<file path="flow/design.v">
module register_param #(
    parameter BIT_LENGTH = 2048
) (
    input clk, rst,
    input load,
    input [BIT_LENGTH - 1 : 0] parIn,
    output reg [BIT_LENGTH - 1 : 0] parOut
);
    always@(posedge clk, posedge rst) begin
        if (rst == 1)
            parOut <= 0;
        else begin
            if (load == 1)
                parOut <= parIn;
        end
    end
endmodule
module adder #(
    parameter BIT_LENGTH = 32
) (
    input signed [BIT_LENGTH - 1 : 0] in1, in2,
    input mode,  
    output signed [BIT_LENGTH - 1 : 0] out
);
    assign out = (mode == 1) ? (in1 + in2) : (in1 - in2);
endmodule
module upCounterRE #(
    parameter BIT_LENGTH = 16
) (
    input clk, rst,
    input init_cnt, en_cnt,
    output reg [BIT_LENGTH - 1 : 0] count
);
    always @(posedge clk, posedge rst) begin
        if (rst == 1)
            count <= 0;
        else begin
            if (init_cnt == 1)
                count <= 0;
            else if (en_cnt == 1)
                count <= count + 1;
        end
    end
endmodule
module cordic_linear_DP #(
    parameter FLOAT_SIZE = 24,
    parameter INT_SIZE = 8
) (
    input clk, rst,
    input signed [INT_SIZE + FLOAT_SIZE - 1:0] x, y, z,
    input mode,
    input loadX, loadY, loadZ,loadMode,
    input sel_input, adder_mode,
    input init_cnt, en_cnt,
    output signed [INT_SIZE + FLOAT_SIZE - 1:0] x_out, y_out, z_out,
    output co, phi
);
    wire signed [INT_SIZE + FLOAT_SIZE - 1:0] y_in, z_in;
    wire signed [INT_SIZE + FLOAT_SIZE - 1:0] out_adder_y, out_adder_z;
    assign y_in = (sel_input == 1) ? y : out_adder_y; 
    assign z_in = (sel_input == 1) ? z : out_adder_z; 
    register_param #(.BIT_LENGTH(INT_SIZE + FLOAT_SIZE)) X_Reg(
        .clk(clk),
        .rst(rst),
        .load(loadX),
        .parIn(x),
        .parOut(x_out)
    );
    register_param #(.BIT_LENGTH(INT_SIZE + FLOAT_SIZE)) Y_Reg(
        .clk(clk),
        .rst(rst),
        .load(loadY),
        .parIn(y_in),
        .parOut(y_out)
    );
    register_param #(.BIT_LENGTH(INT_SIZE + FLOAT_SIZE)) Z_Reg(
        .clk(clk),
        .rst(rst),
        .load(loadZ),
        .parIn(z_in),
        .parOut(z_out)
    );
    wire mode_val;
    register_param #(.BIT_LENGTH(1)) M_Reg(
        .clk(clk),
        .rst(rst),
        .load(loadMode),
        .parIn(mode),
        .parOut(mode_val)
    );
    wire [$clog2(FLOAT_SIZE) : 0] iter;
    upCounterRE #(.BIT_LENGTH($clog2(FLOAT_SIZE) + 1)) Iter_Count(
        .clk(clk),
        .rst(rst),
        .init_cnt(init_cnt),
        .en_cnt(en_cnt),
        .count(iter)
    );
    assign co = (iter == (FLOAT_SIZE)) ? 1'b1 : 1'b0;
    wire signed [INT_SIZE + FLOAT_SIZE - 1:0] x_shift, one, one_shift;
    assign x_shift = x >>> iter;
    assign one = { {(INT_SIZE-1){1'b0}}, 1'b1, {(FLOAT_SIZE){1'b0}} }; 
    assign one_shift = one >>> iter;
    adder #(.BIT_LENGTH(INT_SIZE + FLOAT_SIZE)) Y_Adder(
        .in1(y_out),
        .in2(x_shift),
        .mode(adder_mode),
        .out(out_adder_y)
    );
    adder #(.BIT_LENGTH(INT_SIZE + FLOAT_SIZE)) Z_Adder(
        .in1(z_out),
        .in2(one_shift),
        .mode(~adder_mode),
        .out(out_adder_z)
    );
    wire phi_rotate, phi_vector; 
    assign phi_rotate = (z_out[INT_SIZE + FLOAT_SIZE - 1] == 1) ? 1'b0 : 1'b1;
    assign phi_vector = (y_out[INT_SIZE + FLOAT_SIZE - 1] == 1) ? 1'b1 : 1'b0;
    assign phi = (mode_val == 1) ? phi_vector : phi_rotate;
endmodule
module cordic_linear_CU (
    input clk, rst,
    input start,
    input co, phi,
    output reg loadX, loadY, loadZ,loadMode,
    output reg sel_input, adder_mode,
    output reg init_cnt, en_cnt,
    output reg done
);
    parameter [1:0] IDLE = 0, INIT = 1, CALC = 2, DONE = 3;
    reg [1:0] ps, ns;
    always @(ps, start, co) begin
        case (ps)
            IDLE: ns = (start == 1) ? INIT : IDLE;
            INIT: ns = (start == 1 ) ? INIT : CALC;
            CALC: ns = (co == 1) ? DONE : CALC;
            DONE: ns = IDLE;
            default: ns = IDLE;
        endcase
    end
    always @(ps, phi) begin
        loadX = 0;
        loadY = 0;
        loadZ = 0;
        loadMode = 0;
        sel_input = 0;
        adder_mode = 0;
        init_cnt = 0;
        en_cnt = 0;
        done = 0;
        case (ps)
            IDLE: ;
            INIT: begin
                init_cnt = 1;
                loadX = 1;
                loadY = 1;
                loadZ = 1;
                loadMode = 1;
                sel_input = 1;
            end
            CALC: begin
                adder_mode = phi;
                en_cnt = 1;
                sel_input = 0;
                loadY = 1;
                loadZ = 1;
            end 
            DONE: done = 1;
            default: ;
        endcase
    end
    always @(posedge clk or posedge rst) begin
        if (rst == 1)
            ps <= IDLE;
        else 
            ps <= ns;
    end
endmodule
module cordic_linear #(
    parameter FLOAT_SIZE = 24,
    parameter INT_SIZE = 8
) (
    input clk, rst,
    input start,
    input signed [INT_SIZE + FLOAT_SIZE - 1:0] x, y, z,
    input mode,
    output signed [INT_SIZE + FLOAT_SIZE - 1:0] x_out, y_out, z_out,
    output done
);
    wire loadX, loadY, loadZ, loadMode;
    wire sel_input, adder_mode;
    wire init_cnt, en_cnt;
    wire co, phi;
    cordic_linear_DP #(.FLOAT_SIZE(FLOAT_SIZE), .INT_SIZE(INT_SIZE)) DP (
        .clk(clk),
        .rst(rst),
        .x(x),
        .y(y),
        .z(z),
        .mode(mode),
        .loadX(loadX),
        .loadY(loadY),
        .loadZ(loadZ),
        .loadMode(loadMode),
        .sel_input(sel_input),
        .adder_mode(adder_mode),
        .init_cnt(init_cnt),
        .en_cnt(en_cnt),
        .x_out(x_out),
        .y_out(y_out),
        .z_out(z_out),
        .co(co),
        .phi(phi)
    );
    cordic_linear_CU CU (
        .clk(clk),
        .rst(rst),
        .start(start),
        .co(co),
        .phi(phi),
        .loadX(loadX),
        .loadY(loadY),
        .loadZ(loadZ),
        .loadMode(loadMode),
        .sel_input(sel_input),
        .adder_mode(adder_mode),
        .init_cnt(init_cnt),
        .en_cnt(en_cnt),
        .done(done)
    );
endmodule
module reciprocal_float_DP (
    input clk, rst,
    input [31:0] x,
    input loadE, loadM, loadS,
    input selE, start_cordic,
    output [31:0] out,
    output done_cordic, zero_flag
);
    wire [7:0] E_val, E_in;
    wire [7:0] out_sub, E_reg_in;
    assign E_in = x[30:23];
    register_param #(.BIT_LENGTH(8)) E_Reg(
        .clk(clk),
        .rst(rst),
        .load(loadE),
        .parIn(E_reg_in),
        .parOut(E_val)
    );
    wire [22:0] M_val, M_in;
    assign M_in = x[22:0];
    register_param #(.BIT_LENGTH(23)) M_Reg(
        .clk(clk),
        .rst(rst),
        .load(loadM),
        .parIn(M_in),
        .parOut(M_val)
    );
    wire S_val, S_in;
    assign S_in = x[31];
    register_param #(.BIT_LENGTH(1)) S_Reg(
        .clk(clk),
        .rst(rst),
        .load(loadS),
        .parIn(S_in),
        .parOut(S_val)
    );
    assign E_reg_in = (selE == 1) ? E_in : out_sub;
    wire frac_zero;
    assign frac_zero = ~(|M_val);
    wire cin;
    assign cin = (frac_zero == 1) ? 1'b1 : 1'b0;
    assign out_sub = $unsigned(8'd253) - $unsigned(E_val) + cin;
    localparam FLOAT_SIZE = 24;
    localparam INT_SIZE = 2;
    wire signed [INT_SIZE + FLOAT_SIZE - 1:0] x_in, z, y;
    assign y = { {(INT_SIZE-1){1'b0}}, 1'b1, {(FLOAT_SIZE){1'b0}} };  
    assign z = {(INT_SIZE + FLOAT_SIZE){1'b0}};  
    assign x_in = { 2'b01, M_val, 1'b0};
    wire mode;
    assign mode = 1'b1;  
    wire signed [INT_SIZE + FLOAT_SIZE - 1:0] x_out, y_out, z_out;
    cordic_linear #(.FLOAT_SIZE(FLOAT_SIZE), .INT_SIZE(INT_SIZE)) Cordic_core(
        .clk(clk),
        .rst(rst),
        .start(start_cordic),
        .x(x_in),
        .y(y),
        .z(z),
        .mode(mode),
        .x_out(x_out),
        .y_out(y_out),
        .z_out(z_out),
        .done(done_cordic)
    );
    assign out = {S_val, E_val, z_out[22:0] };
    wire exp_zero;
    assign exp_zero = ~(|E_val);
    assign zero_flag = exp_zero && frac_zero;
endmodule
module reciprocal_float_CU (
    input clk, rst,
    input start,
    input done_cordic, zero_input,
    output reg loadE, loadM, loadS,
    output reg selE, start_cordic,
    output reg done, zero_flag
);
    parameter [2:0] IDLE = 0, INIT = 1, EXP = 2, CALC = 3, ZERO = 4;
    reg [2:0] ps, ns;
    always @(ps, start, zero_input, done_cordic) begin
        case (ps)
            IDLE: ns = (start == 1) ? INIT : IDLE;
            INIT: ns = (start == 1) ? INIT : EXP;
            EXP: ns = (zero_input == 1) ? ZERO : CALC;
            CALC: ns = (done_cordic == 1) ? IDLE : CALC;
            ZERO: ns = IDLE; 
            default: ns = IDLE;
        endcase
    end
    always @(ps, done_cordic, zero_input) begin
        loadE = 0;
        loadM = 0;
        loadS = 0;
        selE = 0;
        start_cordic = 0;
        done = 0;
        zero_flag = 0;
        case (ps)
            IDLE: ;
            INIT: begin
                selE = 1;
                loadE = 1;
                loadM = 1;
                loadS = 1;
            end 
            EXP: begin
                loadE = 1;
                start_cordic = ~zero_input;  
            end
            CALC: done = done_cordic;
            ZERO: begin
                done = 1;
                zero_flag = 1;
            end
            default: ;
        endcase
    end
    always @(posedge clk or posedge rst) begin
        if (rst == 1)
            ps <= IDLE;
        else 
            ps <= ns;
    end
endmodule
module reciprocal_float(
    input clk, rst,
    input start,
    input [31:0] x,
    output [31:0] out,
    output done, zero_flag
);
    wire loadE, loadM, loadS;
    wire selE, start_cordic;
    wire done_cordic, zero_input;
    reciprocal_float_DP DP (
        .clk(clk),
        .rst(rst),
        .x(x),
        .loadE(loadE),
        .loadM(loadM),
        .loadS(loadS),
        .selE(selE),
        .start_cordic(start_cordic),
        .out(out),
        .done_cordic(done_cordic),
        .zero_flag(zero_input)
    );
    reciprocal_float_CU CU (
        .clk(clk),
        .rst(rst),
        .start(start),
        .done_cordic(done_cordic),
        .zero_input(zero_input),
        .loadE(loadE),
        .loadM(loadM),
        .loadS(loadS),
        .selE(selE),
        .start_cordic(start_cordic),
        .done(done),
        .zero_flag(zero_flag)
    );
endmodule
</file>
<file path="flow/run.sh">
#!/bin/bash
# the make line also repeats each setting of config.mk as NAME=value (left out here)
make -C /OpenROAD-flow-scripts/flow DESIGN_CONFIG=/design/flow/config.mk WORK_HOME=/design/flow/orfs CLKGATE_MAP_FILE= finish
</file>
<file path="flow/config.mk">
export PLATFORM = sky130hd
export DESIGN_NAME = reciprocal_float
export DESIGN_NICKNAME = reciprocal_float
export VERILOG_FILES = /design/flow/design.v
export SDC_FILE = /design/flow/constraint.sdc
export NUM_CORES = 4
export LEC_CHECK = 0
export CAP_MARGIN = 20
export CORE_ASPECT_RATIO = 1.51
export CORE_MARGIN = 2
export CORE_UTILIZATION = 57
export MAX_ROUTING_LAYER = met5
export PLACE_DENSITY_LB_ADDON = 0.16
export SETUP_SLACK_MARGIN = 0.1
export SLEW_MARGIN = 20
</file>
<file path="flow/constraint.sdc">
create_clock -name core_clock -period 6.13 [get_ports {clk}]
set_input_delay 1.2260 -clock core_clock [delete_from_list [all_inputs] [get_ports {clk}]]
set_output_delay 1.2260 -clock core_clock [all_outputs]
set_load 0.01 [all_outputs]
</file>
==> metrics.yaml, run 1 <==
drt.antenna.violating_nets: 0
simple_gate_share_pct: 16.8
status: "timing/DRC/antenna clean"
first_global_vias: 7997
chip_area_um2: 17100
crit_slowest_cell: "mux4_1"
die_height_um: 160
clock_net_power_w: 0.000624
ctsHtreeMaxLevel: 3
setup.worst_path.end_class: "flip-flop"
origin_of_the_worst_setup_path: "DP.Cordic_core.DP.Iter_Count.count[0]$_DFFE_PP0P_"
gp_congestion: 0.910
synth-seq-cells: 100
synth_nets: 1167
dr_drc_count: 0
netlist_top_cells_area: "dfrtp_1 (27%), ha_1 (8.6%), o21ai_0 (5.5%)"
rr_endpoint: "DP.Cordic_core.DP.Y_Reg.parOut[25]$_DFFE_PP0N_"
worstPathMaxFanout: 33
max-slew-margin-rel_pct: 38.4
cts_setup_buffers: 0
detail_route.first_pass.iterations: 6
number_of_top_level_pins: 69
cts_buffers: 9
routed-via-count: 8138
total_grt_overflow: 0
kind_of_start_point_of_the_critical_path: "flip-flop"
finalWorstPathRequiredPeriod_ns: 5.71
worstMarginPinSlew_ns: 0.924
share_of_power_burned_in_combinational_logic_pct: 20.7
top_area_cell: "dfrtp_1"
fmax_ghz: 0.175
detail_route.vias_per_cell: 6.26
starting_drt_drc_count: 551
final_net_count: 1189
cp.buffers_inverters: 1
ys_area_um2: 9160
layout_area_growth_over_synthesis_pct: 11.5
n_antenna_cell: 0
worstReg2RegStart: "DP.Cordic_core.DP.Iter_Count.count[0]$_DFFE_PP0P_"
fin_area_um2: 10200
final_hold_violation_tally: 0
yosys.area.top_type_share_pct: 26.8
fp_util_pct: 57.6
slew_violations: 0
synth_area_per_cell_um2: 8.59
warnings: 33
totalNegativeSetupSlack_ns: 0
power.share.sequential_pct: 43.0
yosys_cells: 1067
comb-power_w: 0.000356
r2r_cells: 18
cts.clk_slew.worst_paths_ns: 0.08
p_per_area_nw_per_um2: 168
xor_share_pct: 6.69
floorplan.core_area_um2: 15900
clk-insertion-delay-late_ns: 0.37
clock_share_of_power_pct: 36.3
worst_hold_path.endpoint: "DP.Cordic_core.DP.Y_Reg.parOut[0]$_DFFE_PP0N_"
worstHoldPathType: "reg2reg"
synth.logic.top_family: "AND-OR/OR-AND gates"
grt_first_pass_wirelength_um: 38900
report.final.setup_viol: 0
synthMostInstantiatedCell: "nand2_1"
aoi_share_pct: 22.1
hp-start: "DP.Cordic_core.DP.Y_Reg.parOut[0]$_DFFE_PP0N_"
maxPowerGroup: "registers"
flop_cell: "dfrtp_1"
p_int_w: 0.00121
critical-path-max-stage-delay_ns: 0.64
crit_path_cell_trace: "buf_12 -> mux4_1 -> mux2_2 -> a222oi_1 -> nand4_1 -> or4_1 -> o41ai_1 -> xnor2_1 -> ha_1 -> a21o_1 -> a22o_1 -> o41ai_2 -> nand4b_1 -> a21oi_2 -> o31ai_2 -> and4_1 -> a2111oi_2 -> nand3_1"
reg2reg_slack_ns: 0.42
final_clock_skew_ns: 0.0166
flop_latch_power_w: 0.000740
finalClockPeriodUsage_pct: 93.1
grt_util_all_layers_pct: 28.0
tally_of_unique_sky130hd_cells_used_after_synthesis: 78
crit_family: "AND-OR/OR-AND gates"
pin_count_of_the_biggest_net_entering_global_routing: 68
die-width_um: 107
place.port_buffers: 68
cts-root-to-sink-buffers: 2
timing.hold.worst_path_depth: 2
synth-edff-count: 0
crit_path_end: "DP.Cordic_core.DP.Y_Reg.parOut[25]$_DFFE_PP0N_"
floorplan.rows: 57
synth_cells: 1067
grt_antenna_before_repair: 0
synth.cell_area_um2: 9160
ranking_of_synthesized_cells_by_instance_count: "nand2_1 (132), o21ai_0 (101), dfrtp_1 (98)"
final_wirelength_um: 23100
leakagePower_nw: 4.34
synth_adder_area_share_pct: 9.04
crit_type: "reg2reg"
timing.critical_path.depth: 18
irDropWorstVdd_mv: 0.124
cts.sink_count: 100
clock_tree_from_tritoncts: "built"
worst_ep_arrival_time_ns: 5.94
dpl_cell_area_um2: 9880
ys_sh_mux_pct: 12.1
ys_async_sr_fraction_pct: 100
synth_sequential_area_ratio_pct: 27.3
switching_share_pct: 29.8
avgRoutedWirePerCell_um: 17.8
grt_setup_unrepaired: "false"
cts.root.buffer_cell: "clkbuf_16"
crit_required_ns: 6.37
post_cts_hold_buffer_count: 0
yosys_warnings: 7
max_cap_violations: 0
p_sw_w: 0.000512
dp_hpwl_um: 17300
-- final cells by class --
type	instances	area [µm²]
Clock buffer	10	239
Inverter	30	115
Fill cell	1358	5690
Timing Repair Buffer	93	881
Sequential cell	100	2510
Tap cell	206	258
Clock inverter	6	76.3
Multi-Input combinational cell	855	6140
-- per-stage QoR --
step | power (W) | hold WS [ns] | std cells | setup slack, ns | util (%)
2_1_floorplan | 0.000979 | 0.443 | 1067 | 0.787 | -
3_3_place_gp | 0.00110 | 0.455 | 1284 | 0.307 | 62.1
3_5_place_dp | 0.00110 | 0.472 | 1284 | 0.0961 | 62.1
4_1_cts | 0.00173 | 0.488 | 1300 | 0.246 | 64.1
5_1_grt | 0.00180 | 0.518 | 1300 | 0.107 | 64.3
6_report | 0.00172 | 0.485 | 1300 | 0.422 | 64.3
-- layer usage --
metal  vias up  share of wire (%)  track usage (%)
met5         -                  0                0
met4         0                4.6             13.7
met3        64                3.7             3.63
met2       219                 52             50.4
met1      3910                 40             32.2
li1       3945                  -                -
-- timing repair --
action,in CTS,in global routing
gates resized,1,4
endpoints found under the setup margin,1,1
pin swaps,0,1
gates cloned,0,0
==> run 2: changes to the inputs <==
- ABC_AREA: unset -> 1
- CORE_ASPECT_RATIO: 1.51 -> 1.38
- CORE_UTILIZATION: 57 -> 72
- CTS_CLUSTER_DIAMETER: unset -> 371
- CTS_CLUSTER_SIZE: unset -> 100
- MAX_ROUTING_LAYER: met5 -> unset
- PLACE_DENSITY: unset -> 0.36
- PLACE_DENSITY_LB_ADDON: 0.16 -> unset
- SETUP_SLACK_MARGIN: 0.1 -> -0.42
- clock period: 6.13 -> 4.17 ns (I/O delays scaled with it)
==> run 2 against run 1 <==
Now fails the layout checks on negative setup slack. Clock power rose by about 30%. Synthesized area increased by 2.8%. Via count increased by 24%. Highest routed layer unchanged.
==> metrics.yaml, run 2 <==
warnings: 35
reg2reg_slack_ns: -0.08
synth-seq-cells: 100
xor_share_pct: 5.02
floorplan.core_area_um2: 12900
netlist_top_cells_area: "dfrtp_1 (26%), nand2_1 (18%), ha_1 (8.4%)"
final_wirelength_um: 25400
fp_util_pct: 73.1
synthMostInstantiatedCell: "nand2_1"
n_antenna_cell: 0
yosys_warnings: 7
fmax_ghz: 0.235
detail_route.vias_per_cell: 6.07
fin_area_um2: 10500
ranking_of_synthesized_cells_by_instance_count: "nand2_1 (444), inv_1 (138), nand3_1 (135)"
clock_share_of_power_pct: 29.0
synth_area_per_cell_um2: 6.46
synth_adder_area_share_pct: 8.80
worstMarginPinSlew_ns: 0.910
grt_util_all_layers_pct: 37.0
yosys_cells: 1458
irDropWorstVdd_mv: 0.247
worstReg2RegStart: "DP.Cordic_core.DP.Iter_Count.count[0]$_DFFE_PP0P_"
dp_cells: 1647
worst_slack_on_hold_paths_ns: 0.482
kind_of_start_point_of_the_critical_path: "flip-flop"
total_area_of_multi_input_combinational_cells_um2: 5980
fin_cells: 1663
fin_util_pct: 81.6
max_cap_violations: 0
timing.final.ws_setup_ns: -0.0799
grt_first_pass_wirelength_um: 42500
finalWorstPathRequiredPeriod_ns: 4.25
floorplan.rows: 49
cts_buffers: 9
crit_type: "reg2reg"
synth-edff-count: 0
synth.logic.top_family: "simple AND/OR/NAND/NOR gates"
maxPowerGroup: "registers"
layout_area_growth_over_synthesis_pct: 11.6
cp.buffers_inverters: 1
timing.critical_path.depth: 25
max-slew-margin-rel_pct: 39.0
p_sw_w: 0.00103
final_clock_skew_ns: 0.0125
leakagePower_nw: 5.37
synth_nets: 1558
cts.sink_count: 100
cts.clk_slew.worst_paths_ns: 0.07
status: "complete, but fails checks"
critical_path.most_common_cell: "nand2_1"
chip_area_um2: 14000
switching_share_pct: 36.9
critical-path-max-stage-delay_ns: 0.44
hp-start: "DP.S_Reg.parOut$_DFFE_PP0P_"
synth.cell_area_um2: 9420
finalClockPeriodUsage_pct: 102
area.sequential_um2: 2510
aoi_share_pct: 14.4
pin_count_of_the_biggest_net_entering_global_routing: 70
die-width_um: 101
drt.antenna.violating_nets: 0
ys_sh_mux_pct: 0
cts.root.buffer_cell: "clkbuf_16"
power.share.sequential_pct: 39.9
crit_path_end: "DP.Cordic_core.DP.Y_Reg.parOut[25]$_DFFE_PP0N_"
dp_hpwl_um: 19300
crit_required_ns: 4.43
p_per_area_nw_per_um2: 267
ys_area_um2: 9420
rr_endpoint: "DP.Cordic_core.DP.Y_Reg.parOut[25]$_DFFE_PP0N_"
crit_slowest_cell: "dfrtp_2"
clock_net_power_w: 0.000812
dr_drc_count: 0
tally_of_unique_sky130hd_cells_used_after_synthesis: 50
slew_violations: 0
clk-insertion-delay-late_ns: 0.37
origin_of_the_worst_setup_path: "DP.Cordic_core.DP.Iter_Count.count[0]$_DFFE_PP0P_"
setup.worst_path.end_class: "flip-flop"
worst_ep_arrival_time_ns: 4.51
worstHoldPathType: "reg2reg"
starting_drt_drc_count: 806
final_hold_violation_tally: 0
flop_latch_power_w: 0.00112
die_height_um: 138
first_global_vias: 9463
number_of_top_level_pins: 69
gp_congestion: 1.02
grt_antenna_before_repair: 0
worst_hold_path.endpoint: "DP.S_Reg.parOut$_DFFE_PP0P_"
place.port_buffers: 68
violatedChecks: "negative setup slack"
simple_gate_share_pct: 35.0
avgRoutedWirePerCell_um: 15.3
flop_cell: "dfrtp_1"
share_of_power_burned_in_combinational_logic_pct: 31.1
yosys.area.top_type_share_pct: 26.0
cts_setup_buffers: 0
top_area_cell: "dfrtp_1"
r2r_cells: 25
report.final.setup_viol: 6
cts-root-to-sink-buffers: 2
synth_cells: 1458
crit_family: "simple AND/OR/NAND/NOR gates"
total_grt_overflow: 0
timing.hold.worst_path_depth: 2
clock_tree_from_tritoncts: "built"
worstPathMaxFanout: 28
dpl_cell_area_um2: 10200
synth_sequential_area_ratio_pct: 26.6
comb-power_w: 0.000872
fillers: 948
routed-via-count: 10100
ctsHtreeMaxLevel: 3
ys_async_sr_fraction_pct: 100
p_int_w: 0.00177
final_net_count: 1605
detail_route.first_pass.iterations: 9
-- run 2: area by class of cell --
| class | instances | share of cell area, % |
|---|---|---|
| clock buffers | 11 | 2.22 |
| clock inverters | 5 | 0.345 |
| inverters | 152 | 5.50 |
| multi-input cells | 1142 | 56.9 |
| flip-flops and latches | 100 | 23.9 |
| well taps | 153 | 1.82 |
| repair buffers | 100 | 9.36 |
-- run 2: per-layer routing --
layer / vias up / global-route usage (%) / share of wire (%)
met2: 491 / 62.1 / 49
met4: 0 / 21.4 / 5.5
li1: 4878 / - / -
met1: 4592 / 43.6 / 39
met5: - / 0 / 0
met3: 128 / 6.62 / 7.2
-- run 2: stage by stage --
| step | setup TNS (ns) | total power [W] | setup slack (ns) |
|---|---|---|---|
| global route | -5.68 | 0.00295 | -0.423 |
| finish | -0.138 | 0.00280 | -0.0799 |
| floorplan | 0 | 0.00171 | 0.365 |
| global placement | 0 | 0.00196 | 0.0714 |
| CTS | -0.542 | 0.00278 | -0.166 |
| detailed placement | -0.223 | 0.00198 | -0.0893 |
-- run 2: repair_timing --
item,4_1_cts,5_1_grt
setup endpoints to repair,0,7
hold buffers,0,0
resized,0,7
==> run 3: changes to the inputs <==
- ABC_AREA: 1 -> unset
- CORE_ASPECT_RATIO: 1.38 -> 0.73
- CTS_CLUSTER_DIAMETER: 371 -> unset
- CTS_CLUSTER_SIZE: 100 -> unset
- HOLD_SLACK_MARGIN: unset -> -0.04
- MAX_ROUTING_LAYER: unset -> met5
- PLACE_DENSITY: 0.36 -> 0.64
- SETUP_SLACK_MARGIN: -0.42 -> 3.11
- TNS_END_PERCENT: unset -> 35
- clock period: 4.17 -> 11.4 ns (I/O delays scaled with it)
==> run 3 against run 2 <==
Now clean on timing, DRC and antenna. Die size is 2.6% lower. Design area down 4.6%. Sequential power fell by 64%. Synthesized cell count is 27% lower. Global-route usage fell by 1.8 points.
==> metrics.yaml, run 3 <==
synth-seq-cells: 100
worst_hold_path.endpoint: "DP.Cordic_core.DP.Y_Reg.parOut[2]$_DFFE_PP0N_"
synth_cells: 1067
worstReg2RegStart: "DP.Cordic_core.DP.Iter_Count.count[0]$_DFFE_PP0P_"
crit_path_cell_trace: "buf_4 -> inv_1 -> ha_1 -> and3b_1 -> a31oi_1 -> a211o_1 -> o211a_1 -> ha_1 -> nand2_1 -> or4_1 -> o41ai_1 -> xnor2_1 -> ha_1 -> a21o_1 -> a22o_1 -> o41ai_1 -> o21ai_0 -> a21oi_1 -> o31ai_1 -> and4_1 -> a2111oi_2 -> nand3_1"
crit_slowest_cell: "or4_1"
cp.buffers_inverters: 2
comb-power_w: 0.000190
simple_gate_share_pct: 16.8
grt_first_pass_wirelength_um: 38600
starting_drt_drc_count: 937
avgRoutedWirePerCell_um: 18.7
synth.logic.top_family: "AND-OR/OR-AND gates"
cts.sink_count: 100
aoi_share_pct: 22.1
share_of_power_burned_in_combinational_logic_pct: 20.8
drt.antenna.violating_nets: 0
yosys_cells: 1067
final_net_count: 1176
irDropWorstVdd_mv: 0.0803
place.port_buffers: 68
chip_area_um2: 13700
total_grt_overflow: 0
max_cap_violations: 0
warnings: 35
worstPathMaxFanout: 33
top_area_cell: "dfrtp_1"
max-slew-margin-rel_pct: 32.3
yosys_warnings: 7
kind_of_start_point_of_the_critical_path: "flip-flop"
cts.root.buffer_cell: "clkbuf_16"
die-width_um: 136
leakagePower_nw: 4.26
fin_util_pct: 80.0
worst_ep_arrival_time_ns: 6.45
dp_hpwl_um: 16600
gp_congestion: 0.966
ranking_of_synthesized_cells_by_instance_count: "nand2_1 (132), o21ai_0 (101), dfrtp_1 (98)"
detail_route.vias_per_cell: 6.71
synth.cell_area_um2: 9160
flop_cell: "dfrtp_1"
netlist_top_cells_area: "dfrtp_1 (27%), ha_1 (8.6%), o21ai_0 (5.5%)"
cts_buffers: 9
ys_async_sr_fraction_pct: 100
critical_path.most_common_cell: "ha_1"
flop_latch_power_w: 0.000399
timing.hold.worst_path_depth: 2
grt_antenna_before_repair: 0
cts-root-to-sink-buffers: 2
p_sw_w: 0.000275
die_height_um: 100
dp_cells: 1231
fp_util_pct: 73.2
crit_family: "AND-OR/OR-AND gates"
p_int_w: 0.000640
clk-insertion-delay-late_ns: 0.35
maxPowerGroup: "registers"
crit_type: "reg2reg"
cts_resized: 0
final_wirelength_um: 23300
synthMostInstantiatedCell: "nand2_1"
synth_nets: 1167
crit_path_end: "DP.Cordic_core.DP.Y_Reg.parOut[25]$_DFFE_PP0N_"
critical-path-max-stage-delay_ns: 0.65
post_cts_hold_buffer_count: 0
fmax_ghz: 0.161
fillers: 902
finalClockPeriodUsage_pct: 54.6
p_per_area_nw_per_um2: 91.2
cts_setup_buffers: 0
crit_required_ns: 11.62
number_of_top_level_pins: 69
synth_adder_area_share_pct: 9.04
synth_sequential_area_ratio_pct: 27.3
synth-edff-count: 0
detail_route.first_pass.iterations: 12
floorplan.core_area_um2: 12500
ctsHtreeMaxLevel: 3
layout_area_growth_over_synthesis_pct: 9.40
final_hold_violation_tally: 0
report.final.setup_viol: 0
origin_of_the_worst_setup_path: "DP.Cordic_core.DP.Iter_Count.count[0]$_DFFE_PP0P_"
rr_endpoint: "DP.Cordic_core.DP.Y_Reg.parOut[25]$_DFFE_PP0N_"
synth_area_per_cell_um2: 8.59
yosys.area.top_type_share_pct: 26.8
hp-start: "DP.Cordic_core.DP.Y_Reg.parOut[2]$_DFFE_PP0N_"
pin_count_of_the_biggest_net_entering_global_routing: 69
r2r_cells: 22
clock_tree_from_tritoncts: "built"
n_antenna_cell: 0
routed-via-count: 8369
power.share.sequential_pct: 43.7
clock_share_of_power_pct: 35.5
xor_share_pct: 6.69
switching_share_pct: 30.0
status: "timing/DRC/antenna clean"
dr_drc_count: 0
first_global_vias: 7790
ys_sh_mux_pct: 12.1
clock_net_power_w: 0.000325
fin_cells: 1247
ys_area_um2: 9160
worstMarginPinSlew_ns: 1.01
reg2reg_slack_ns: 5.18
grt_util_all_layers_pct: 35.2
totalNegativeSetupSlack_ns: 0
grt_setup_unrepaired: "false"
worstHoldPathType: "reg2reg"
floorplan.rows: 35
setup.worst_path.end_class: "flip-flop"
finalWorstPathRequiredPeriod_ns: 6.22
timing.critical_path.depth: 22
cts.clk_slew.worst_paths_ns: 0.08
tally_of_unique_sky130hd_cells_used_after_synthesis: 78
final_clock_skew_ns: 0.00715
slew_violations: 0
## run 3: area by class of cell
cell class / count / area (µm²) / share of cell area [%]
Multi-Input combinational cell: 855 / 6120 / 61.1
Tap cell: 166 / 208 / 2.07
Clock inverter: 6 / 71.3 / 0.712
Inverter: 30 / 115 / 1.15
Timing Repair Buffer: 80 / 771 / 7.69
Sequential cell: 100 / 2500 / 25.0
Clock buffer: 10 / 229 / 2.28
## run 3: routing by layer
metal | global-route usage, % | routed length, µm
met2 | 58.3 | 10700
met1 | 47.3 | 10000
met3 | 6.62 | 1900
met4 | 10.9 | 614
met5 | 0 | 0
## run 3: metrics by stage
| stage | hold slack (ns) | total power, W | setup slack, ns | cell area (µm²) |
|---|---|---|---|---|
| floorplan | 0.443 | 0.000526 | 6.06 | 9160 |
| global placement | 0.459 | 0.000584 | 5.50 | 9720 |
| detailed placement | 0.470 | 0.000591 | 5.36 | 9720 |
| CTS | 0.486 | 0.000911 | 5.30 | 10000 |
| global route | 0.525 | 0.000952 | 4.82 | 10000 |
| finish | 0.491 | 0.000914 | 5.18 | 10000 |
==> run 4: changes to the inputs <==
- ABC_AREA: unset -> 1
- CAP_MARGIN: 20 -> 0
- CELL_PAD_IN_SITES_GLOBAL_PLACEMENT: unset -> 3
- CORE_ASPECT_RATIO: 0.73 -> 1.03
- CORE_MARGIN: 2 -> 8
- CORE_UTILIZATION: 72 -> 61
- CTS_CLUSTER_SIZE: unset -> 43
- GPL_ROUTABILITY_DRIVEN: unset -> 1
- HOLD_SLACK_MARGIN: -0.04 -> unset
- MIN_ROUTING_LAYER: unset -> met1
- PLACE_DENSITY: 0.64 -> unset
- PLACE_DENSITY_LB_ADDON: unset -> 0.01
- SETUP_SLACK_MARGIN: 3.11 -> 0.55
- SLEW_MARGIN: 20 -> 40
- TNS_END_PERCENT: 35 -> 5
- clock period: 11.4 -> 3.8 ns (I/O delays scaled with it)
==> run 4 against run 3 <==
The flow now stops in global placement without I/O. Synthesized area grew 2.8%. Die size is 44% higher. Synthesized cell count increased by 37%.
==> metrics.yaml, run 4 <==
chip_area_um2: 19700
floorplan.core_area_um2: 15300
die-width_um: 138
firstError: "[ERROR FLW-0024] Place density exceeds 1.0 (current PLACE_DENSITY_LB_ADDON =  0.01). Please check if the value of  PLACE_DENSITY_LB_ADDON is between 0 and 0.99."
synth-edff-count: 0
ys_sh_mux_pct: 0
ys_area_um2: 9420
netlist_top_cells_area: "dfrtp_1 (26%), nand2_1 (18%), ha_1 (8.4%)"
yosys_cells: 1458
die_height_um: 142
last-stage-reached: "global placement without I/O"
synth.cell_area_um2: 9420
floorplan.rows: 46
ys_async_sr_fraction_pct: 100
flop_cell: "dfrtp_1"
synth_cells: 1458
aoi_share_pct: 14.4
ranking_of_synthesized_cells_by_instance_count: "nand2_1 (444), inv_1 (138), nand3_1 (135)"
synth_sequential_area_ratio_pct: 26.6
tally_of_unique_sky130hd_cells_used_after_synthesis: 50
synth.logic.top_family: "simple AND/OR/NAND/NOR gates"
xor_share_pct: 5.02
yosys.area.top_type_share_pct: 26.0
synthMostInstantiatedCell: "nand2_1"
yosys_warnings: 7
top_area_cell: "dfrtp_1"
synth-seq-cells: 100
synth_adder_area_share_pct: 8.80
status: "did not finish"
fp_util_pct: 61.7
synth_nets: 1558
synth_area_per_cell_um2: 6.46
simple_gate_share_pct: 35.0
==> run 5: changes to the inputs <==
- ABC_AREA: 1 -> unset
- CAP_MARGIN: 0 -> 20
- CELL_PAD_IN_SITES_GLOBAL_PLACEMENT: 3 -> 2
- CORE_ASPECT_RATIO: 1.03 -> 1.79
- CORE_MARGIN: 8 -> 2
- CORE_UTILIZATION: 61 -> 40
- CTS_CLUSTER_SIZE: 43 -> unset
- GPL_TIMING_DRIVEN: unset -> 0
- MAX_ROUTING_LAYER: met5 -> met4
- MIN_ROUTING_LAYER: met1 -> unset
- PLACE_DENSITY_LB_ADDON: 0.01 -> 0.24
- SETUP_SLACK_MARGIN: 0.55 -> unset
- SLEW_MARGIN: 40 -> 20
- TNS_END_PERCENT: 5 -> 20
- clock period: 3.8 -> 10.3 ns (I/O delays scaled with it)
==> run 5 against run 4 <==
Now clean on timing, DRC and antenna. Synthesized cell count down 27%. Synthesized area down 2.7%. Die size up 23%.
==> metrics.yaml, run 5 <==
max_cap_violations: 0
synth.cell_area_um2: 9160
clk-insertion-delay-late_ns: 0.39
slew_violations: 0
clock_tree_from_tritoncts: "built"
crit_required_ns: 10.57
crit_slowest_cell: "a222oi_1"
drt.antenna.violating_nets: 0
detail_route.vias_per_cell: 5.77
timing.hold.worst_path_depth: 2
finalClockPeriodUsage_pct: 65.6
detail_route.first_pass.iterations: 5
grt_first_pass_wirelength_um: 45600
final_net_count: 1247
pin_count_of_the_biggest_net_entering_global_routing: 53
worstHoldPathType: "reg2reg"
tally_of_unique_sky130hd_cells_used_after_synthesis: 78
clock_net_power_w: 0.000367
p_int_w: 0.000709
dp_hpwl_um: 22900
reg2reg_slack_ns: 3.54
top_area_cell: "dfrtp_1"
yosys_warnings: 7
cts_buffers: 9
timing.final.ws_setup_ns: 3.54
met3_layer_usage_reported_by_global_route_pct: 3.31
gr-usage-met2_pct: 47.5
cp.buffers_inverters: 3
share_of_power_burned_in_combinational_logic_pct: 20.9
switching_share_pct: 30.5
p_sw_w: 0.000311
crit_type: "reg2reg"
layout_area_growth_over_synthesis_pct: 15.2
synth-edff-count: 0
pre_cts_ws_ns: 3.64
final_hold_violation_tally: 0
rr_endpoint: "DP.Cordic_core.DP.Y_Reg.parOut[25]$_DFFE_PP0N_"
warnings: 33
met1_usage_pct: 25.9
crit_path_end: "DP.Cordic_core.DP.Y_Reg.parOut[25]$_DFFE_PP0N_"
yosys.area.top_type_share_pct: 26.8
maxPowerGroup: "registers"
worstMarginPinSlew_ns: 0.927
irDropWorstVdd_mv: 0.0817
top_usage_layer: "met2"
worstPathMaxFanout: 10
cts_setup_buffers: 0
routed-via-count: 8406
final_clock_skew_ns: 0.0103
timing.critical_path.depth: 20
synth_cells: 1067
status: "timing/DRC/antenna clean"
ranking_of_synthesized_cells_by_instance_count: "nand2_1 (132), o21ai_0 (101), dfrtp_1 (98)"
clock_share_of_power_pct: 35.9
kind_of_start_point_of_the_critical_path: "flip-flop"
total_grt_overflow: 0
final_wirelength_um: 29100
die-width_um: 117
comb-power_w: 0.000213
synthMostInstantiatedCell: "nand2_1"
flop_latch_power_w: 0.000440
critical-path-max-stage-delay_ns: 0.67
flop_cell: "dfrtp_1"
synth_adder_area_share_pct: 9.04
grt_antenna_before_repair: 0
floorplan.core_area_um2: 22700
post_cts_hold_buffer_count: 0
cts-root-to-sink-buffers: 2
cts.clk_slew.worst_paths_ns: 0.08
power.share.sequential_pct: 43.2
setup.worst_path.end_class: "flip-flop"
yosys_cells: 1067
synth_sequential_area_ratio_pct: 27.3
worst_ep_arrival_time_ns: 7.03
max-slew-margin-rel_pct: 37.6
aoi_share_pct: 22.1
crit_family: "AND-OR/OR-AND gates"
r2r_cells: 20
hp-start: "DP.Cordic_core.DP.Y_Reg.parOut[0]$_DFFE_PP0N_"
dr_drc_count: 0
ys_sh_mux_pct: 12.1
place.port_buffers: 68
first_global_vias: 8337
fmax_ghz: 0.148
fillers: 2315
ys_async_sr_fraction_pct: 100
grt_setup_unrepaired: "false"
synth_area_per_cell_um2: 8.59
number_of_top_level_pins: 69
origin_of_the_worst_setup_path: "DP.Cordic_core.DP.Iter_Count.count[0]$_DFFE_PP0P_"
netlist_top_cells_area: "dfrtp_1 (27%), ha_1 (8.6%), o21ai_0 (5.5%)"
n_antenna_cell: 0
die_height_um: 206
total_area_of_multi_input_combinational_cells_um2: 6110
area.sequential_um2: 2500
ctsHtreeMaxLevel: 3
cts.sink_count: 100
synth-seq-cells: 100
cts.root.buffer_cell: "clkbuf_16"
simple_gate_share_pct: 16.8
gp_congestion: 0.933
worst_hold_path.endpoint: "DP.Cordic_core.DP.Y_Reg.parOut[0]$_DFFE_PP0N_"
fp_util_pct: 40.4
grt_util_all_layers_pct: 25.8
finalWorstPathRequiredPeriod_ns: 6.76
worstReg2RegStart: "DP.Cordic_core.DP.Iter_Count.count[0]$_DFFE_PP0P_"
avgRoutedWirePerCell_um: 20.0
crit_path_cell_trace: "buf_6 -> buf_2 -> inv_1 -> ha_1 -> mux2_2 -> a222oi_1 -> nand4_1 -> or4_1 -> o41ai_1 -> xnor2_1 -> ha_1 -> a21o_1 -> a22o_1 -> o41ai_1 -> o21ai_0 -> a21oi_1 -> o31ai_1 -> and4_1 -> a2111oi_2 -> nand3_1"
synth.logic.top_family: "AND-OR/OR-AND gates"
chip_area_um2: 24200
floorplan.rows: 74
totalNegativeSetupSlack_ns: 0
leakagePower_nw: 4.44
report.final.setup_viol: 0
xor_share_pct: 6.69
synth_nets: 1167
p_per_area_nw_per_um2: 96.7
cts_resized: 0
ys_area_um2: 9160
starting_drt_drc_count: 557
[run 5: per-stage QoR]
stage	hold WS [ns]	area (µm²)	total power, W	std cells	utilization (%)
2_1_floorplan	0.443	9160	0.000582	1067	-
3_3_place_gp	0.457	10200	0.000657	1439	45.1
3_5_place_dp	0.467	10300	0.000661	1440	45.2
4_1_cts	0.485	10600	0.00103	1456	46.5
5_1_grt	0.513	10600	0.00107	1456	46.5
6_report	0.485	10600	0.00102	1456	46.5
[run 5: cell type report]
class,instances,share of cell area [%]
buffer,82,4.08
clock buffer,11,2.21
clock inverter,5,0.616
inverter,30,1.11
multi-input combinational,855,57.9
sequential,100,23.7
tap,304,3.60
timing repair buffer,69,6.71
[run 5: routing by layer]
metal	up-vias	part of all wire (%)
met5	-	0
met3	74	2.9
li1	4060	-
met4	0	5.4
met1	4079	37
met2	193	55
==> run 6: changes to the inputs <==
- ABC_AREA: unset -> 1
- CELL_PAD_IN_SITES_GLOBAL_PLACEMENT: 2 -> unset
- CORE_ASPECT_RATIO: 1.79 -> unset
- CORE_UTILIZATION: 40 -> 70
- CTS_CLUSTER_SIZE: unset -> 72
- GPL_ROUTABILITY_DRIVEN: 1 -> unset
- GPL_TIMING_DRIVEN: 0 -> unset
- MAX_ROUTING_LAYER: met4 -> unset
- PLACE_DENSITY_LB_ADDON: 0.24 -> 0.05
- SETUP_SLACK_MARGIN: unset -> 1.58
- TNS_END_PERCENT: 20 -> unset
- clock period: 10.3 -> 5.86 ns (I/O delays scaled with it)
==> run 6 against run 5 <==
Global-route usage grew 11 points. Clock power increased by 74%. Worst setup slack got worse by 2.0 ns. Final cell count rose by 16%. Power grew 110%. First-iteration DRC count increased by 130%. Synthesized area increased by 2.8%. Clock skew rose by 0.011 ns. Critical path type unchanged. Largest cell class unchanged.
==> metrics.yaml, run 6 <==
yosys.area.top_type_share_pct: 26.0
reg2reg_slack_ns: 1.56
ys_area_um2: 9420
aoi_share_pct: 14.4
ranking_of_synthesized_cells_by_instance_count: "nand2_1 (444), inv_1 (138), nand3_1 (135)"
ctsHtreeMaxLevel: 3
avgRoutedWirePerCell_um: 17.6
area.sequential_um2: 2520
grt_first_pass_wirelength_um: 43000
fin_area_um2: 11200
final_net_count: 1610
critical_path.most_common_cell: "nand2_1"
grt_antenna_before_repair: 0
flop_cell: "dfrtp_1"
yosys_cells: 1458
grt_setup_unrepaired: "true"
totalNegativeSetupSlack_ns: 0
synth-edff-count: 0
dpl_cell_area_um2: 9990
flop_latch_power_w: 0.000801
status: "timing/DRC/antenna clean"
crit_slowest_cell: "dfrtp_4"
leakagePower_nw: 5.57
p_int_w: 0.00133
xor_share_pct: 5.02
ys_async_sr_fraction_pct: 100
comb-power_w: 0.000684
n_antenna_cell: 0
timing.hold.worst_path_depth: 2
clock_net_power_w: 0.000640
p_sw_w: 0.000794
die-width_um: 120
synth-seq-cells: 100
total_area_of_multi_input_combinational_cells_um2: 6470
drt.antenna.violating_nets: 0
synth_cells: 1458
r2r_cells: 25
worstPathMaxFanout: 8
netlist_top_cells_area: "dfrtp_1 (26%), nand2_1 (18%), ha_1 (8.4%)"
synth_sequential_area_ratio_pct: 26.6
report.final.setup_viol: 0
synthMostInstantiatedCell: "nand2_1"
share_of_power_burned_in_combinational_logic_pct: 32.2
finalWorstPathRequiredPeriod_ns: 4.30
detail_route.first_pass.iterations: 9
number_of_top_level_pins: 69
worst_ep_arrival_time_ns: 4.55
dr_drc_count: 0
worstMarginPinSlew_ns: 0.955
yosys_warnings: 7
cp.buffers_inverters: 2
simple_gate_share_pct: 35.0
hp-start: "DP.Cordic_core.DP.Y_Reg.parOut[6]$_DFFE_PP0N_"
kind_of_start_point_of_the_critical_path: "flip-flop"
synth.logic.top_family: "simple AND/OR/NAND/NOR gates"
finalClockPeriodUsage_pct: 73.4
place.port_buffers: 68
p_per_area_nw_per_um2: 190
final_wirelength_um: 29800
tally_of_unique_sky130hd_cells_used_after_synthesis: 50
floorplan.rows: 42
chip_area_um2: 14400
worst_hold_path.endpoint: "DP.Cordic_core.DP.Y_Reg.parOut[6]$_DFFE_PP0N_"
synth_adder_area_share_pct: 8.80
ys_sh_mux_pct: 0
post_cts_hold_buffer_count: 0
maxPowerGroup: "registers"
grt_util_all_layers_pct: 36.9
worstReg2RegStart: "DP.Cordic_core.DP.Iter_Count.count[0]$_DFFE_PP0P_"
origin_of_the_worst_setup_path: "DP.Cordic_core.DP.Iter_Count.count[0]$_DFFE_PP0P_"
fmax_ghz: 0.233
synth_nets: 1558
clock_share_of_power_pct: 30.1
irDropWorstVdd_mv: 0.177
crit_required_ns: 6.11
first_global_vias: 9362
dp_hpwl_um: 19200
crit_family: "simple AND/OR/NAND/NOR gates"
gp_congestion: 1.03
power.share.sequential_pct: 37.7
clk-insertion-delay-late_ns: 0.38
die_height_um: 120
worstHoldPathType: "reg2reg"
final_hold_violation_tally: 0
layout_area_growth_over_synthesis_pct: 18.5
cts_buffers: 9
fillers: 846
crit_type: "reg2reg"
detail_route.vias_per_cell: 6.32
starting_drt_drc_count: 1308
crit_path_end: "DP.Cordic_core.DP.Z_Reg.parOut[24]$_DFFE_PP0N_"
warnings: 34
total_grt_overflow: 0
synth.cell_area_um2: 9420
cts.root.buffer_cell: "clkbuf_16"
max-slew-margin-rel_pct: 35.9
top_area_cell: "dfrtp_1"
max_cap_violations: 0
final_clock_skew_ns: 0.0211
pin_count_of_the_biggest_net_entering_global_routing: 73
rr_endpoint: "DP.Cordic_core.DP.Z_Reg.parOut[24]$_DFFE_PP0N_"
fp_util_pct: 71.4
synth_area_per_cell_um2: 6.46
cts-root-to-sink-buffers: 2
slew_violations: 0
critical-path-max-stage-delay_ns: 0.59
setup.worst_path.end_class: "flip-flop"
switching_share_pct: 37.4
clock_tree_from_tritoncts: "built"
timing.critical_path.depth: 25
cts.clk_slew.worst_paths_ns: 0.08
routed-via-count: 10700
cts.sink_count: 100
floorplan.core_area_um2: 13200
## run 6: routing by layer
metal  global-route usage [%]  routed length, µm  up-vias
li1                         -                  -     4890
met1                     44.9              11300     4777
met2                     63.2              13800      775
met3                     6.89               2670      238
met4                     17.3               2060        0
met5                        0                  0        -
## run 6: final cells by class
class                           count  share of cell area [%]
Timing Repair inverter              2                   0.157
Clock buffer                       11                    2.18
Sequential cell                   100                    22.6
Tap cell                          176                    1.97
Clock inverter                      5                   0.550
Multi-Input combinational cell   1142                    58.0
Inverter                          152                    5.48
Timing Repair Buffer              103                    9.05
## run 6: timing repair
item | in CTS | in global routing
resized | 19 | 150
gates cloned | 0 | 4
pin swaps | 0 | 43
buffers inserted | 5 | 21
endpoints found under the setup margin | 38 | 27
## run 6: stage by stage
step | instances | total power (W) | setup slack, ns | hold slack (ns) | utilization [%]
after floorplan | 1458 | 0.00122 | 2.06 | 0.443 | -
after global placement | 1645 | 0.00138 | 0.738 | 0.455 | 75.7
after detailed placement | 1645 | 0.00140 | 0.606 | 0.462 | 75.7
after CTS | 1666 | 0.00202 | 1.59 | 0.483 | 78.7
after global routing | 1691 | 0.00222 | 1.40 | 0.509 | 84.6
final | 1691 | 0.00213 | 1.56 | 0.491 | 84.6
==> run 7: changes to the inputs <==
- CAP_MARGIN: 20 -> 40
- CORE_UTILIZATION: 70 -> 71
- CTS_CLUSTER_DIAMETER: unset -> 226
- HOLD_SLACK_MARGIN: unset -> 0.29
- PLACE_DENSITY: unset -> 0.41
- PLACE_DENSITY_LB_ADDON: 0.05 -> unset
- SETUP_SLACK_MARGIN: 1.58 -> unset
- clock period: 5.86 -> 3.8 ns (I/O delays scaled with it)
==> run 7 against run 6 <==
The flow now stops in clock tree synthesis. Synthesized cell count stayed put. Synthesized area stayed put. Die size is 1.4% lower.
==> metrics.yaml, run 7 <==
floorplan.rows: 42
fp_util_pct: 72.0
synth.logic.top_family: "simple AND/OR/NAND/NOR gates"
place.port_buffers: 68
dp_hpwl_um: 22800
aoi_share_pct: 14.4
ys_area_um2: 9420
last-stage-reached: "clock tree synthesis"
gp_congestion: 1.01
yosys.area.top_type_share_pct: 26.0
xor_share_pct: 5.02
pre_cts_ws_ns: -0.464
synth.cell_area_um2: 9420
number_of_top_level_pins: 69
synth-edff-count: 0
synth_area_per_cell_um2: 6.46
status: "did not finish"
ranking_of_synthesized_cells_by_instance_count: "nand2_1 (444), inv_1 (138), nand3_1 (135)"
die_height_um: 119
synth_cells: 1458
synth-seq-cells: 100
tally_of_unique_sky130hd_cells_used_after_synthesis: 50
yosys_cells: 1458
dp_cells: 1840
dpl_cell_area_um2: 11500
floorplan.core_area_um2: 13100
chip_area_um2: 14200
firstError: "[ERROR DPL-0033] detailed placement checks failed during check placement."
netlist_top_cells_area: "dfrtp_1 (26%), nand2_1 (18%), ha_1 (8.4%)"
synth_adder_area_share_pct: 8.80
ys_async_sr_fraction_pct: 100
simple_gate_share_pct: 35.0
die-width_um: 119
synth_nets: 1558
yosys_warnings: 7
ys_sh_mux_pct: 0
flop_cell: "dfrtp_1"
synth_sequential_area_ratio_pct: 26.6
synthMostInstantiatedCell: "nand2_1"
top_area_cell: "dfrtp_1"
[run 7: through the flow]
stage / power [W] / TNS (ns)
2_1_floorplan: 0.00187 / 0
3_3_place_gp: 0.00239 / -1.39
3_5_place_dp: 0.00245 / -6.04
==> run 8: changes to the inputs <==
- CAP_MARGIN: 40 -> 20
- CELL_PAD_IN_SITES_GLOBAL_PLACEMENT: unset -> 2
- CORE_UTILIZATION: 71 -> 33
- CTS_CLUSTER_DIAMETER: 226 -> unset
- CTS_CLUSTER_SIZE: 72 -> 94
- HOLD_SLACK_MARGIN: 0.29 -> unset
- MIN_ROUTING_LAYER: unset -> met1
- PLACE_DENSITY: 0.41 -> unset
- PLACE_DENSITY_LB_ADDON: unset -> 0.12
- SETUP_SLACK_MARGIN: unset -> 1.15
- clock period: 3.8 -> 5.02 ns (I/O delays scaled with it)
==> run 8 against run 7 <==
The run now finishes clean. Synthesized area unchanged. Die size up 110%. Synthesized cell count unchanged.
==> metrics.yaml, run 8 <==
finalWorstPathRequiredPeriod_ns: 4.16
synth_cells: 1458
crit_path_end: "DP.Cordic_core.DP.Y_Reg.parOut[25]$_DFFE_PP0N_"
dp_hpwl_um: 22800
cts.root.buffer_cell: "clkbuf_16"
timing.hold.worst_path_depth: 2
final_net_count: 1649
drt.antenna.violating_nets: 0
cts.clk_slew.worst_paths_ns: 0.08
crit_type: "reg2reg"
routed-via-count: 9676
comb-power_w: 0.000887
first_global_vias: 9575
worstReg2RegStart: "DP.Cordic_core.DP.Iter_Count.count[0]$_DFFE_PP0P_"
ys_sh_mux_pct: 0
crit_slowest_cell: "dfrtp_2"
pin_count_of_the_biggest_net_entering_global_routing: 58
top_usage_layer: "met2"
synth.logic.top_family: "simple AND/OR/NAND/NOR gates"
critical_path.most_common_cell: "nand3_2"
ranking_of_synthesized_cells_by_instance_count: "nand2_1 (444), inv_1 (138), nand3_1 (135)"
synthMostInstantiatedCell: "nand2_1"
cp.buffers_inverters: 3
detail_route.vias_per_cell: 5.01
met3_layer_usage_reported_by_global_route_pct: 2.04
synth_area_per_cell_um2: 6.46
floorplan.core_area_um2: 27900
grt_util_all_layers_pct: 20.5
report.final.setup_viol: 0
slew_violations: 0
cts-root-to-sink-buffers: 2
synth-seq-cells: 100
starting_drt_drc_count: 499
warnings: 35
clock_tree_from_tritoncts: "built"
final_wirelength_um: 30900
leakagePower_nw: 5.83
synth.cell_area_um2: 9420
p_sw_w: 0.00100
flop_latch_power_w: 0.000932
ys_area_um2: 9420
avgRoutedWirePerCell_um: 16.0
ctsHtreeMaxLevel: 3
totalNegativeSetupSlack_ns: 0
final_clock_skew_ns: 0.0152
finalClockPeriodUsage_pct: 82.8
die-width_um: 173
layout_area_growth_over_synthesis_pct: 28.4
max_cap_violations: 0
worst_slack_on_hold_paths_ns: 0.488
worstMarginPinSlew_ns: 0.801
synth_nets: 1558
place.port_buffers: 68
r2r_cells: 27
share_of_power_burned_in_combinational_logic_pct: 34.4
critical-path-max-stage-delay_ns: 0.52
max-slew-margin-rel_pct: 46.6
top_area_cell: "dfrtp_1"
clock_net_power_w: 0.000757
final_hold_violation_tally: 0
cts.sink_count: 100
n_antenna_cell: 0
setup.worst_path.end_class: "flip-flop"
gp_congestion: 0.849
total_area_of_multi_input_combinational_cells_um2: 6810
p_int_w: 0.00158
synth_adder_area_share_pct: 8.80
total_grt_overflow: 0
yosys_warnings: 7
synth-edff-count: 0
crit_required_ns: 5.32
floorplan.rows: 61
dpl_cell_area_um2: 10300
met1_usage_pct: 26.9
maxPowerGroup: "registers"
reg2reg_slack_ns: 0.86
irDropWorstVdd_mv: 0.163
p_per_area_nw_per_um2: 213
area.sequential_um2: 2510
number_of_top_level_pins: 69
rr_endpoint: "DP.Cordic_core.DP.Y_Reg.parOut[25]$_DFFE_PP0N_"
clk-insertion-delay-late_ns: 0.37
switching_share_pct: 38.8
worst_hold_path.endpoint: "DP.Cordic_core.DP.Y_Reg.parOut[18]$_DFFE_PP0N_"
timing.critical_path.depth: 27
cts_buffers: 9
fillers: 3057
worstPathMaxFanout: 14
timing.final.ws_setup_ns: 0.864
xor_share_pct: 5.02
power.share.sequential_pct: 36.2
kind_of_start_point_of_the_critical_path: "flip-flop"
aoi_share_pct: 14.4
pre_cts_ws_ns: 0.132
die_height_um: 173
chip_area_um2: 29900
fmax_ghz: 0.241
grt_setup_unrepaired: "true"
flop_cell: "dfrtp_1"
netlist_top_cells_area: "dfrtp_1 (26%), nand2_1 (18%), ha_1 (8.4%)"
dr_drc_count: 0
origin_of_the_worst_setup_path: "DP.Cordic_core.DP.Iter_Count.count[0]$_DFFE_PP0P_"
gr-usage-met2_pct: 36.1
yosys.area.top_type_share_pct: 26.0
clock_share_of_power_pct: 29.4
tally_of_unique_sky130hd_cells_used_after_synthesis: 50
detail_route.first_pass.iterations: 5
crit_family: "AND-OR/OR-AND gates"
worst_ep_arrival_time_ns: 4.46
fp_util_pct: 33.7
status: "timing/DRC/antenna clean"
synth_sequential_area_ratio_pct: 26.6
yosys_cells: 1458
simple_gate_share_pct: 35.0
worstHoldPathType: "reg2reg"
grt_antenna_before_repair: 0
fin_area_um2: 12100
ys_async_sr_fraction_pct: 100
hp-start: "DP.Cordic_core.DP.Y_Reg.parOut[18]$_DFFE_PP0N_"
grt_first_pass_wirelength_um: 50100
==> run 8: area by class of cell <==
class,count,area share (%)
Clock inverter,6,0.548
Clock buffer,10,1.98
Timing Repair Buffer,143,11.4
Timing Repair inverter,1,0.0517
Tap cell,378,3.91
Multi-Input combinational cell,1142,56.4
Sequential cell,100,20.8
Inverter,152,4.95
==> run 8: metrics by stage <==
stage / power [W] / utilization (%) / std cells
2_1_floorplan: 0.00142 / - / 1458
3_3_place_gp: 0.00166 / 37.0 / 1856
3_5_place_dp: 0.00166 / 37.0 / 1856
4_1_cts: 0.00254 / 41.4 / 1914
5_1_grt: 0.00274 / 43.3 / 1932
6_report: 0.00258 / 43.3 / 1932
==> run 8: layer usage <==
layer | up-vias | share of wire [%] | wire length, µm
met3 | 39 | 2.6 | 805
met1 | 4510 | 46 | 14300
met4 | 0 | 2.0 | 607
met2 | 156 | 49 | 15100
met5 | - | 0 | 0
li1 | 4971 | - | -
==> run 8: timing repair <==
item	CTS	global route
setup endpoints to repair	37	36
hold buffers	0	0
gates resized	153	94
pin swaps	35	52
cloned	3	0
setup buffers	39	17
==> run 9: changes to the inputs <==
- CELL_PAD_IN_SITES_GLOBAL_PLACEMENT: 2 -> unset
- CORE_ASPECT_RATIO: unset -> 1.26
- CORE_MARGIN: 2 -> 6
- CORE_UTILIZATION: 33 -> 50
- CTS_CLUSTER_DIAMETER: unset -> 254
- CTS_CLUSTER_SIZE: 94 -> 100
- MIN_ROUTING_LAYER: met1 -> unset
- PLACE_DENSITY_LB_ADDON: 0.12 -> unset
- SETUP_SLACK_MARGIN: 1.15 -> unset
- TNS_END_PERCENT: unset -> 35
- clock period: 5.02 -> 11.0 ns (I/O delays scaled with it)
==> run 9 against run 8 <==
Final cell count down 11%. First-iteration DRC count up 16%. Die size down 25%. Clock skew down 0.0039 ns. Wire length down 18%. Largest cell class unchanged. Utilization up 14 points. Design area down 15%.
==> metrics.yaml, run 9 <==
clock_tree_from_tritoncts: "built"
worstMarginPinSlew_ns: 0.992
floorplan.core_area_um2: 18200
first_global_vias: 8830
netlist_top_cells_area: "dfrtp_1 (26%), nand2_1 (18%), ha_1 (8.4%)"
clk-insertion-delay-late_ns: 0.36
p_per_area_nw_per_um2: 102
finalWorstPathRequiredPeriod_ns: 5.21
crit_path_end: "DP.Cordic_core.DP.Z_Reg.parOut[25]$_DFFE_PP0N_"
flop_latch_power_w: 0.000423
synth_area_per_cell_um2: 6.46
cts_resized: 0
cts.clk_slew.worst_paths_ns: 0.08
synth_adder_area_share_pct: 8.80
gp_congestion: 0.928
tally_of_unique_sky130hd_cells_used_after_synthesis: 50
timing.critical_path.depth: 25
slew_violations: 0
die_height_um: 166
yosys_cells: 1458
worstReg2RegStart: "DP.Cordic_core.DP.Iter_Count.count[1]$_DFFE_PP0P_"
synth_sequential_area_ratio_pct: 26.6
worst_ep_arrival_time_ns: 5.45
dr_drc_count: 0
post_cts_hold_buffer_count: 0
fin_cells: 1712
totalNegativeSetupSlack_ns: 0
drt.antenna.violating_nets: 0
irDropWorstVdd_mv: 0.0796
max-slew-margin-rel_pct: 33.4
reg2reg_slack_ns: 5.79
ys_area_um2: 9420
synth_nets: 1558
maxPowerGroup: "registers"
ranking_of_synthesized_cells_by_instance_count: "nand2_1 (444), inv_1 (138), nand3_1 (135)"
detail_route.vias_per_cell: 5.46
synth-edff-count: 0
final_net_count: 1579
simple_gate_share_pct: 35.0
cts_buffers: 9
dp_cells: 1696
total_power_w: 0.00105
cts-root-to-sink-buffers: 2
ys_sh_mux_pct: 0
final_wirelength_um: 25400
pin_count_of_the_biggest_net_entering_global_routing: 54
share_of_power_burned_in_combinational_logic_pct: 30.5
setup.worst_path.end_class: "flip-flop"
warnings: 35
critical_path.most_common_cell: "nand2_1"
top_area_cell: "dfrtp_1"
worst_hold_path.endpoint: "DP.S_Reg.parOut$_DFFE_PP0P_"
avgRoutedWirePerCell_um: 14.8
cp.buffers_inverters: 4
p_sw_w: 0.000386
synthMostInstantiatedCell: "nand2_1"
final_hold_violation_tally: 0
grt_antenna_before_repair: 0
crit_family: "AND-OR/OR-AND gates"
r2r_cells: 25
p_int_w: 0.000666
flop_cell: "dfrtp_1"
leakagePower_nw: 5.23
synth_cells: 1458
cts_setup_buffers: 0
synth.cell_area_um2: 9420
fp_util_pct: 51.8
hp-start: "DP.S_Reg.parOut$_DFFE_PP0P_"
fmax_ghz: 0.192
origin_of_the_worst_setup_path: "DP.Cordic_core.DP.Iter_Count.count[1]$_DFFE_PP0P_"
detail_route.first_pass.iterations: 5
crit_type: "reg2reg"
routed-via-count: 9352
ctsHtreeMaxLevel: 3
xor_share_pct: 5.02
synth.logic.top_family: "simple AND/OR/NAND/NOR gates"
dp_hpwl_um: 19700
cts.sink_count: 100
clock_net_power_w: 0.000308
chip_area_um2: 22300
rr_endpoint: "DP.Cordic_core.DP.Z_Reg.parOut[25]$_DFFE_PP0N_"
crit_slowest_cell: "dfrtp_1"
layout_area_growth_over_synthesis_pct: 9.63
timing.hold.worst_path_depth: 2
worst_slack_on_hold_paths_ns: 0.479
aoi_share_pct: 14.4
worstPathMaxFanout: 29
grt_util_all_layers_pct: 23.0
finalClockPeriodUsage_pct: 47.4
n_antenna_cell: 0
worstHoldPathType: "reg2reg"
crit_required_ns: 11.24
yosys.area.top_type_share_pct: 26.0
comb-power_w: 0.000321
place.port_buffers: 68
die-width_um: 134
number_of_top_level_pins: 69
final_clock_skew_ns: 0.0114
starting_drt_drc_count: 579
timing.final.ws_setup_ns: 5.79
yosys_warnings: 7
synth-seq-cells: 100
power.share.sequential_pct: 40.2
critical-path-max-stage-delay_ns: 0.86
pre_cts_ws_ns: 5.81
max_cap_violations: 0
switching_share_pct: 36.7
total_grt_overflow: 0
clock_share_of_power_pct: 29.3
report.final.setup_viol: 0
ys_async_sr_fraction_pct: 100
cts.root.buffer_cell: "clkbuf_16"
status: "timing/DRC/antenna clean"
grt_first_pass_wirelength_um: 42900
kind_of_start_point_of_the_critical_path: "flip-flop"
grt_setup_unrepaired: "false"
floorplan.rows: 55
-- run 9: per-stage QoR --
stage / util, % / cell area (µm²)
2_1_floorplan: - / 9420
3_3_place_gp: 55.3 / 10000
3_5_place_dp: 55.3 / 10000
4_1_cts: 56.8 / 10300
5_1_grt: 56.8 / 10300
6_report: 56.8 / 10300
-- run 9: cell type report --
type                       count  area [µm²]
fill                        1854        7840
multi-input combinational   1142        5950
sequential                   100        2500
timing repair buffer          74         726
inverter                     152         578
tap                          228         285
clock buffer                  10         229
clock inverter                 6        46.3
-- run 9: routing by layer --
layer	global-route usage [%]	part of all wire (%)	vias to the layer above
met5	0	0	-
met2	37.8	47	217
met4	6.81	2.2	0
met1	30.9	47	4276
met3	3.51	4.6	34
li1	-	-	4825
Power and IR drop assume default switching activity.
